Design maxfinder, start of the top module:
module maxfinder(clk, rst, start, x1, x2, x3, x4, eps, done, result);
Size in the first run: about 1500 cells after synthesis, roughly 120 flip-flops, about 34 I/O pins, ~13000 sq um of cells after synthesis.
Settings: LEC_CHECK=0, ABC_AREA=1, CAP_MARGIN=20, CORE_ASPECT_RATIO=0.5, CORE_MARGIN=2, CORE_UTILIZATION=72, CTS_CLUSTER_DIAMETER=221, CTS_CLUSTER_SIZE=98, SETUP_SLACK_MARGIN=0.68, SLEW_MARGIN=20; clock period 3.73 ns.
run.sh (not shown) runs the stock make flow with config.mk's settings and CLKGATE_MAP_FILE=.
The baseline ended with an error in 4_1_cts.
==> next run, changes <==
Settings changed: ABC_AREA 1 to not set, CORE_ASPECT_RATIO 0.5 to not set, CORE_UTILIZATION 72 to 40, CTS_CLUSTER_DIAMETER 221 to not set, CTS_CLUSTER_SIZE 98 to not set, SETUP_SLACK_MARGIN 0.68 to not set.
Clock period 3.73 ns to 9.0 ns, I/O delays scaled along.
Outcome: Now the flow went through all stages and came out clean. Die area is higher by 76%. Synthesized cell count is lower by about 10%. Area after synthesis is lower by 0.33%.

========
Starting RTL as in the previous note.
Settings: LEC_CHECK=0, ABC_AREA=1, CAP_MARGIN=20, CORE_ASPECT_RATIO=1.37, CORE_MARGIN=2, CORE_UTILIZATION=72, CTS_CLUSTER_DIAMETER=221, CTS_CLUSTER_SIZE=92, SETUP_SLACK_MARGIN=0.72, SLEW_MARGIN=20; clock period 3.73 ns.
The first run died in global routing (5_1_grt).
Next try:
- CORE_ASPECT_RATIO: 1.37 -> not set
- CTS_CLUSTER_DIAMETER: 221 -> not set
- CTS_CLUSTER_SIZE: 92 -> not set
- PLACE_DENSITY_LB_ADDON: not set -> 0.19
- SETUP_SLACK_MARGIN: 0.72 -> not set
- clock period: 3.73 -> 6.06 ns (I/O delays scaled with it)
After rerunning: Now the flow went through all stages and came out clean; synthesized cell count is unchanged; synthesized area does not change; die area barely changes.
Next try:
- ABC_AREA: 1 -> not set
- CORE_UTILIZATION: 72 -> 65
- PLACE_DENSITY_LB_ADDON: 0.19 -> not set
- clock period: 6.06 -> 5.02 ns (I/O delays scaled with it)
After rerunning: The new run reached the layout checks and failed them: setup timing; synthesized cell count is lower by 10%; power goes up by about 13%; routed wire length went up by about 14%; clock skew is about the same; synthesized area went down by 0.33%; design area climbs by about 16%; utilization climbs by 4.7 points; first-iteration DRC count grows by about 5%.
Next try:
- CORE_UTILIZATION: 65 -> 72
- clock period: 5.02 -> 4.99 ns (I/O delays scaled with it)
After rerunning:
- The new run ran to the end with violations: setup timing
- routed wire length rises by a quarter to a third
- clock skew goes up by 0.0083 ns
- clock power is higher by roughly a tenth
Next try:
- CTS_CLUSTER_SIZE: not set -> 45
- PLACE_DENSITY_LB_ADDON: not set -> 0.0
- SETUP_SLACK_MARGIN: not set -> 1.77
- clock period: 4.99 -> 6.49 ns (I/O delays scaled with it)
Now the flow finished clean.
Sequential share of layout area climbs by 0.72 points.
Routed wire length went down by roughly a tenth.
Flip-flop count is unchanged.
Hold slack stays flat.
Setup slack gains 1.5 ns.
Total power shrinks by a quarter to a third.
Clock power is lower by a quarter to a third.
Clock skew decreases by 0.0070 ns.
Cell area goes down by a few percent.
Count of clock-buffer cells in the layout came out higher by 4.
Global-route usage is lower by 2.1 points.

========
maxfinder again, from the RTL that the note above started with.
clock: 5.73 ns
lec_check: 0
abc_area: 1
cap_margin: 5
core_margin: 2
core_utilization: 72
cts_cluster_diameter: 26
cts_cluster_size: 59
place_density: 0.35
setup_slack_margin: 1.48
slew_margin: 20
The baseline finished clean.
Edit:
CAP_MARGIN = 20   (was 5)
CTS_CLUSTER_DIAMETER = not set   (was 26)
CTS_CLUSTER_SIZE = 74   (was 59)
PLACE_DENSITY = not set   (was 0.35)
PLACE_DENSITY_LB_ADDON = 0.27   (was not set)
SETUP_SLACK_MARGIN = not set   (was 1.48)
clock period = 5.13 ns   (was 5.73 ns; I/O delays follow)
After rerunning:
- The changed run finished but fails on negative setup slack
- combinational power went up by about 23%
- worst setup slack is worse by 0.97 ns
- non-clock buffer count is higher by 53
- synthesized area is unchanged
- cell area rises by 0.97%
- core utilization climbs by 0.86 points
- hold slack hardly moves
- total power went up by about 18%
- first-iteration DRC count went up by 110%
- flip-flop count stays the same
- clock skew hardly moves
Edit:
CORE_UTILIZATION = 68   (was 72)
PLACE_DENSITY_LB_ADDON = not set   (was 0.27)
clock period = 5.02 ns   (was 5.13 ns; I/O delays follow)
Outcome: The changed run finished but fails on negative setup slack; sequential power is about the same; hold slack hardly moves; worst setup slack improved by 0.29 ns; wire length is lower by about a fifth; count of clock-buffer cells in the layout went up by 1.
Edit:
ABC_AREA = not set   (was 1)
CORE_UTILIZATION = 46   (was 68)
CTS_CLUSTER_SIZE = not set   (was 74)
clock period = 6.57 ns   (was 5.02 ns; I/O delays follow)
Now the flow finished with timing, DRC and antenna clean; via count fell by 17%; wire length fell by about 20%; count of clock-buffer cells in the layout rose by 1; cell area fell by 12%; global-route usage fell by 13 points; hold slack got worse by 0.013 ns.
No activity file was given, so power comes from the tool's default toggle rates.
